== run A ==
Design desiredDrive_reg, start of the top module:
module desiredDrive_reg(
    input clk, rst_n,
    input [11:0] avg_torque,
    input [4:0] cadence,
    input not_pedaling,
    input [12:0] incline,
    input [2:0] scale,
    output logic [11:0] target_curr
);
==> flow/config.mk <==
export PLATFORM = sky130hd
export DESIGN_NAME = desiredDrive_reg
export DESIGN_NICKNAME = desiredDrive_reg
export VERILOG_FILES = /design/flow/design.v
export SDC_FILE = /design/flow/constraint.sdc
export NUM_CORES = 4
export LEC_CHECK = 0
export ABC_AREA = 0
export CAP_MARGIN = 0
export CORE_MARGIN = 8
export CORE_UTILIZATION = 39
export CTS_CLUSTER_DIAMETER = 198
export CTS_CLUSTER_SIZE = 43
export GPL_ROUTABILITY_DRIVEN = 0
export GPL_TIMING_DRIVEN = 1
export MAX_ROUTING_LAYER = met4
export PLACE_DENSITY_LB_ADDON = 0.21
export SETUP_SLACK_MARGIN = 2.67
export SLEW_MARGIN = 35
export TNS_END_PERCENT = 90
==> flow/constraint.sdc <==
create_clock -name core_clock -period 14.5 [get_ports {clk}]
set_input_delay 2.9000 -clock core_clock [delete_from_list [all_inputs] [get_ports {clk}]]
set_output_delay 2.9000 -clock core_clock [all_outputs]
set_load 0.01 [all_outputs]
run.sh (not shown) runs the stock make flow with config.mk's settings and CLKGATE_MAP_FILE=.
Changes in run B relative to run A:
# run A
export LEC_CHECK = 0
export ABC_AREA = 0
export CAP_MARGIN = 0
export CORE_MARGIN = 8
export CORE_UTILIZATION = 39
export CTS_CLUSTER_DIAMETER = 198
export CTS_CLUSTER_SIZE = 43
export GPL_ROUTABILITY_DRIVEN = 0
export GPL_TIMING_DRIVEN = 1
export MAX_ROUTING_LAYER = met4
export PLACE_DENSITY_LB_ADDON = 0.21
export SETUP_SLACK_MARGIN = 2.67
export SLEW_MARGIN = 35
export TNS_END_PERCENT = 90
create_clock -name core_clock -period 14.5 [get_ports {clk}]
# run B
export LEC_CHECK = 0
export CAP_MARGIN = 0
export CORE_MARGIN = 2
export CORE_UTILIZATION = 72
export SLEW_MARGIN = 20
create_clock -name core_clock -period 11.2 [get_ports {clk}]
- The layout from run B, despite a flow that completed every stage, fails the layout checks, with the failing checks listed as negative setup slack.
- Reported for run B and run A, synthesized chip area reported by yosys turned out identical to the last digit.
- In run B the hold slack turned out 0.035 ns higher than in run A.
- Run B against run A: post-route standard cell area excluding fillers rose by 290 um^2; relative area change from synthesis to final layout went up; horizontal die dimension down 31%.
- Run B against run A: CTS clock-pin slew for the worst setup and hold paths has remained practically unchanged, via count now sits higher.
- Higher sequential share of layout area goes to run A over run B.
- Diff run B and run A: non-clock buffer count in the final layout higher in run B
Input changes introduced in run C (baseline for comparison: run B):
# run B
export LEC_CHECK = 0
export CAP_MARGIN = 0
export CORE_MARGIN = 2
export CORE_UTILIZATION = 72
export SLEW_MARGIN = 20
create_clock -name core_clock -period 11.2 [get_ports {clk}]
# run C
export LEC_CHECK = 0
export CAP_MARGIN = 0
export CORE_MARGIN = 2
export CORE_UTILIZATION = 72
export PLACE_DENSITY_LB_ADDON = 0.0
export SLEW_MARGIN = 20
export TNS_END_PERCENT = 5
create_clock -name core_clock -period 11.2 [get_ports {clk}]
The final report for run C shows a completed flow and a layout that fails verification, specifically negative setup slack. Looking at critical path depth, run C sits 4 below run B. Going from run B to run C, post-route met1 wirelength up about 10%, via count of the first global-routing pass up 80, layout overhead on the synthesized area up 3.1 points, data arrival time of the critical path up 0.29 ns, final area up about 2.5%. Total length of routed wires is lower on run B. Clock period minus worst slack came out higher on run C than on run B.
Inputs modified between run C and run D:
# run C
export LEC_CHECK = 0
export CAP_MARGIN = 0
export CORE_MARGIN = 2
export CORE_UTILIZATION = 72
export PLACE_DENSITY_LB_ADDON = 0.0
export SLEW_MARGIN = 20
export TNS_END_PERCENT = 5
create_clock -name core_clock -period 11.2 [get_ports {clk}]
# run D
export LEC_CHECK = 0
export CAP_MARGIN = 20
export CORE_MARGIN = 2
export CORE_UTILIZATION = 72
export CTS_CLUSTER_SIZE = 100
export SLEW_MARGIN = 20
export TNS_END_PERCENT = 10
create_clock -name core_clock -period 9.84 [get_ports {clk}]
Findings:
Of run D and run C, not a single run came through the flow clean.
Finished, but not clean: run C, with negative setup slack.
As the logs show, run D stopped at global routing (5_1_grt) after a tool error, so it never reached the end of the flow.
Fraction of registers with async set/reset: run D vs run C identical
Run D: half-perimeter wire length of the detailed placement result higher than run C
Total nets after synthesis: run D vs run C identical
Netlist area before placement: run D vs run C — no meaningful difference
The following lists how run E was set up differently from run D:
# run D
export LEC_CHECK = 0
export CAP_MARGIN = 20
export CORE_MARGIN = 2
export CORE_UTILIZATION = 72
export CTS_CLUSTER_SIZE = 100
export SLEW_MARGIN = 20
export TNS_END_PERCENT = 10
create_clock -name core_clock -period 9.84 [get_ports {clk}]
# run E
export LEC_CHECK = 0
export CAP_MARGIN = 20
export CORE_MARGIN = 2
export CORE_UTILIZATION = 40
export CTS_CLUSTER_DIAMETER = 333
export CTS_CLUSTER_SIZE = 100
export SLEW_MARGIN = 20
export TNS_END_PERCENT = 10
create_clock -name core_clock -period 13.0 [get_ports {clk}]
## What came out
The final layout from run E, which completed every stage, passed the timing, design-rule and antenna checks at the end of the flow. Re quantity of hold-fixing buffers added after cts: no difference whatsoever between run D and run E. Site row count up about 33% in run E wrt run D. [compare] base=run D new=run E: area of placed instances shrank by about 12%, post-synthesis net count held steady, placed cell count shrank by 2.2%, number of instances resized during post-cts repair shrank by 40, HPWL after detailed placement shrank by 19%. Any difference in area after synthesis between run E and run D is small enough to ignore. The post-synthesis cell type count of run D and that of run E are within noise of each other. Overall chip area is higher on run E.

---

desiredDrive_reg again, from the RTL that the note above started with.
Design desiredDrive_reg, start of the top module:
module desiredDrive_reg(
    input clk, rst_n,
    input [11:0] avg_torque,
    input [4:0] cadence,
    input not_pedaling,
    input [12:0] incline,
    input [2:0] scale,
    output logic [11:0] target_curr
);
export LEC_CHECK = 0
export CAP_MARGIN = 20
export CORE_MARGIN = 2
export CORE_UTILIZATION = 72
export CTS_CLUSTER_DIAMETER = 202
export CTS_CLUSTER_SIZE = 28
export MAX_ROUTING_LAYER = met4
export PLACE_DENSITY_LB_ADDON = 0.19
export SETUP_SLACK_MARGIN = 1.13
export SLEW_MARGIN = 20
create_clock -name core_clock -period 3.93 [get_ports {clk}]
The starting point never finished: it broke off in global routing (5_1_grt) on GRT-0116.
Change:
--- a/flow/config.mk
+++ b/flow/config.mk
@@ -10,7 +10,3 @@
 export CORE_UTILIZATION = 72
-export CTS_CLUSTER_DIAMETER = 202
-export CTS_CLUSTER_SIZE = 28
-export MAX_ROUTING_LAYER = met4
-export PLACE_DENSITY_LB_ADDON = 0.19
-export SETUP_SLACK_MARGIN = 1.13
+export PLACE_DENSITY_LB_ADDON = 0.2
 export SLEW_MARGIN = 20
==> flow/constraint.sdc (replaced) <==
create_clock -name core_clock -period 11.4 [get_ports {clk}]
set_input_delay 2.2800 -clock core_clock [delete_from_list [all_inputs] [get_ports {clk}]]
set_output_delay 2.2800 -clock core_clock [all_outputs]
set_load 0.01 [all_outputs]
=>
- The changed run produced a layout that fails on setup timing
- area after synthesis stays the same
- die size stays the same
- synthesized cell count does not change
Change:
--- a/flow/config.mk
+++ b/flow/config.mk
@@ -7,2 +7,3 @@
 export LEC_CHECK = 0
+export ABC_AREA = 1
 export CAP_MARGIN = 20
@@ -10,2 +11,3 @@
 export CORE_UTILIZATION = 72
+export CTS_CLUSTER_SIZE = 15
 export PLACE_DENSITY_LB_ADDON = 0.2
The new run finished with setup timing left.
Design area increases by 4.3%.
Cell count increases by 12%.
Utilization increases by 3.5 points.
Worst hold slack loses 0.14 ns.

---

## build 47
desiredDrive_reg again, from the RTL that the note above started with.
==> flow/config.mk <==
export PLATFORM = sky130hd
export DESIGN_NAME = desiredDrive_reg
export DESIGN_NICKNAME = desiredDrive_reg
export VERILOG_FILES = /design/flow/design.v
export SDC_FILE = /design/flow/constraint.sdc
export NUM_CORES = 4
export LEC_CHECK = 0
export CAP_MARGIN = 0
export CORE_MARGIN = 2
export CORE_UTILIZATION = 72
export PLACE_DENSITY_LB_ADDON = 0.0
export SLEW_MARGIN = 20
export TNS_END_PERCENT = 45
==> flow/constraint.sdc <==
create_clock -name core_clock -period 11.2 [get_ports {clk}]
set_input_delay 2.2400 -clock core_clock [delete_from_list [all_inputs] [get_ports {clk}]]
set_output_delay 2.2400 -clock core_clock [all_outputs]
set_load 0.01 [all_outputs]
[build 47] flow finished | final checks: failed | reasons: setup timing
Relative to build 47, the following input files were edited for build 84:
Settings: PLACE_DENSITY_LB_ADDON: 0.0 -> unset; CAP_MARGIN: 0 -> 20; CORE_UTILIZATION: 72 -> 65; TNS_END_PERCENT: 45 -> unset; the clock period (ns, I/O delays scaled along): 11.2 -> 16.3.
Results
- Build 84: all stages complete, timing, DRC and antenna checks passed
- Measured against build 84, the final non-filler cell area of build 47 comes out at 1.18 times the reference value.
- Build 84 drops fewer vias than build 47.
- Compared build 84 vs build 47, and setup slack on the worst flop-to-flop path is up in build 84.
- Build 84: number of buffers inserted by post-CTS setup repair 14 below build 47
- Critical-path cell with the highest stage delay: sky130_fd_sc_hd__nor2_1 -> build 84, sky130_fd_sc_hd__fa_1 -> build 47
For build 93, these inputs were changed with respect to build 84:
Settings: CORE_UTILIZATION changed from 65 to 64; the clock period (ns, I/O delays scaled along) changed from 16.3 to 9.84.
==> comparison <==
- Wire length per cell is higher on build 93
- Setup slack in build 93 is smaller than in build 84.
- The higher overall via count from detail_route came out of build 93.
- Nothing crashed in build 93 and all stages finished; the problem is that the final layout failed, the offending checks being setup timing.
- Build 84 did not stop at any stage, and its layout met the timing, design-rule and antenna checks.
- [build 93 vs build 84] number of ordinary and repair buffers in the finished layout: higher in build 93
Edits applied to the flow inputs when going from build 93 to build 67:
Settings: ABC_AREA newly set to 1; SETUP_SLACK_MARGIN newly set to -0.58; CORE_UTILIZATION changed from 64 to 72; the clock period (ns, I/O delays scaled along) changed from 9.84 to 5.99.
[summary]
What ended build 67 was a tool error in 4_1_cts; the run never finished.
Compared with build 93, build 67 shows adder-cell area share of the yosys netlist lower by 0.53 points.
Summary of build 67 over build 93: share of the core filled by cells before placement went up by 9.1 points; yosys stat cell total went up by 190; total number of placement rows now smaller; count of mapped cells out of synthesis saw an increase.
Total standard cell area after synthesis: higher on build 67
Of build 67 and build 93, it is build 67 that has the higher area share of and/or/nand/nor cells after synthesis.
When the final numbers for build 67 and build 93 were put side by side, the chip area from the yosys synthesis statistics turned out to be smaller in build 93.
Floorplan check, build 67 vs build 93: die outline smaller in build 67
Build 67 vs build 93 — multiplexer area fraction after synthesis dropped 0.55 points.

---

desiredDrive_reg again, from the RTL that the note above started with.
clock: 5.99 ns
lec_check: 0
abc_area: 1
cap_margin: 20
core_margin: 2
core_utilization: 72
cts_cluster_diameter: 400
cts_cluster_size: 10
setup_slack_margin: 1.09
slew_margin: 20
The starting point ended with an error in clock tree synthesis, error DPL-0038.
Next try:
CTS_CLUSTER_DIAMETER = not set   (was 400)
CTS_CLUSTER_SIZE = 99   (was 10)
PLACE_DENSITY = 0.36   (was not set)
SETUP_SLACK_MARGIN = 0.52   (was 1.09)
TNS_END_PERCENT = 5   (was not set)
The changed run died in clock tree synthesis, error DPL-0038.
Synthesized cell count is unchanged.
Area after synthesis does not change.
Die size stays the same.
Next try:
CORE_UTILIZATION = 66   (was 72)
CTS_CLUSTER_SIZE = not set   (was 99)
PLACE_DENSITY = not set   (was 0.36)
SETUP_SLACK_MARGIN = not set   (was 0.52)
TNS_END_PERCENT = not set   (was 5)
clock period = 6.43 ns   (was 5.99 ns; I/O delays follow)
=>
- Now the flow ended with an error in global routing, error GRT-0232
- synthesized cell count is unchanged
- die size is higher by 8.8%
- area after synthesis does not change

---

Setup of run 1:
desiredDrive_reg again, from the RTL that the note above started with.
==> flow/config.mk <==
export PLATFORM = sky130hd
export DESIGN_NAME = desiredDrive_reg
export DESIGN_NICKNAME = desiredDrive_reg
export VERILOG_FILES = /design/flow/design.v
export SDC_FILE = /design/flow/constraint.sdc
export NUM_CORES = 4
export LEC_CHECK = 0
export CAP_MARGIN = 20
export CORE_MARGIN = 2
export CORE_UTILIZATION = 72
export CTS_CLUSTER_SIZE = 28
export MAX_ROUTING_LAYER = met4
export PLACE_DENSITY_LB_ADDON = 0.19
export SETUP_SLACK_MARGIN = 0.68
export SLEW_MARGIN = 20
==> flow/constraint.sdc <==
create_clock -name core_clock -period 3.93 [get_ports {clk}]
set_input_delay 0.7860 -clock core_clock [delete_from_list [all_inputs] [get_ports {clk}]]
set_output_delay 0.7860 -clock core_clock [all_outputs]
set_load 0.01 [all_outputs]
Seen in the log of run 1: GRT-0116 during global routing (5_1_grt), after which the run never completed.
Input changes introduced in run 2 (baseline for comparison: run 1):
Settings: CORE_UTILIZATION: 72 -> 40; MAX_ROUTING_LAYER: met4 -> unset; CTS_CLUSTER_SIZE: 28 -> unset; SETUP_SLACK_MARGIN: 0.68 -> unset; PLACE_DENSITY_LB_ADDON: 0.19 -> unset; the clock period (ns, I/O delays scaled along): 3.93 -> 10.7.
Run 2 finished all stages; however, its layout fails the closing checks, the failures being negative setup slack. Going from run 1 to run 2, placed instance area shrank by a few percent. Relative to run 1, the die size measured on run 2 has increased by more than half. In the flow results for run 1 and run 2, the number of resized instances in the post-cts repair step is larger on run 1.
#### Input delta (run 3 over run 2)
Settings: changing CORE_UTILIZATION from 40 to 30; changing the clock period (ns, I/O delays scaled along) from 10.7 to 12.3.
Results
The final layout from run 3, which completed every stage, passed the timing, design-rule and antenna checks at the end of the flow.
As of run 3, cell row count had risen by more than 10% compared to run 2.
Run 3 leaves more setup margin than run 2.
Going from run 2 to run 3, the arrival time reported for the critical path endpoint was found to have gone up by 0.45 ns.
Delta(die size, run 3 - run 2) > 0
Relative to run 3, the following input files were edited for run 4:
Settings: changing CORE_UTILIZATION from 30 to 40; changing the clock period (ns, I/O delays scaled along) from 12.3 to 13.0.
[summary]
- Delta (run 4 minus run 3): worst slew slack as a fraction of its limit fell by 1.8 points; area of the chip fell by 9500 um^2; worst setup margin rose by 0.28 ns.
- Taking run 3 as the reference, in run 4 final cell area excluding filler cells decreased by about 3.2% relative to the old numbers, non-clock buffer count decreased by 13 relative to the old numbers, number of storage elements in the synthesis netlist closely matched the old numbers.
- Changes observed in run 4 relative to run 3: arrival time of data at the critical path endpoint up 0.43 ns; cell row count lower; sequential portion of the cell area went up 0.31 points.
Input changes introduced in run 5 (baseline for comparison: run 4):
Settings: CORE_MARGIN: 2 -> 10; CTS_CLUSTER_SIZE: unset -> 65; CORE_ASPECT_RATIO: unset -> 1.09; CORE_UTILIZATION: 40 -> 39; HOLD_SLACK_MARGIN: unset -> 0.15; MAX_ROUTING_LAYER: unset -> met4; SLEW_MARGIN: 20 -> 40; SETUP_SLACK_MARGIN: unset -> 0.85; CTS_CLUSTER_DIAMETER: unset -> 147.
Notes after the runs:
Looking at run 5 and run 4, the HPWL after detailed placement is a wash. Run 5: PASS, flow complete, no timing, DRC or antenna violations. The run showing the greater placeable core region is run 5. Across both runs, final-stage net count was higher for run 5 than for run 4. Taking run 4 as the reference, in run 5 post-detailed-routing wire length +about 1%; post-route clock period utilization saw a decrease; post-synthesis cell type count did not really move; global placer's final weighted congestion increased by about 3.7% relative to the old numbers; final cell count has remained practically unchanged. Relative to run 4, sequential share of layout area has decreased by 0.26 points in run 5. Between run 4 and run 5, number of buffers inserted by post-CTS setup repair increased.
Here is what was changed in the inputs of run 6 compared with run 5.
Settings: swapping 0.15 for 0.19 in HOLD_SLACK_MARGIN; swapping 39 for 40 in CORE_UTILIZATION; putting TNS_END_PERCENT at 100 where nothing was set; swapping 147 for 31 in CTS_CLUSTER_DIAMETER; clearing CTS_CLUSTER_SIZE, which used to be 65; swapping 10 for 2 in CORE_MARGIN; clearing MAX_ROUTING_LAYER, which used to be met4; putting ABC_AREA at 1 where nothing was set; clearing CORE_ASPECT_RATIO, which used to be 1.09; clearing SETUP_SLACK_MARGIN, which used to be 0.85; swapping 40 for 20 in SLEW_MARGIN.
## What came out
Run 6: no failed stages, no open violations at the end
Delta (run 6 minus run 5): maximum frequency down about 4.6%; total stage count of the critical path rose 15%; global-route met1 utilization up 6.6 points.
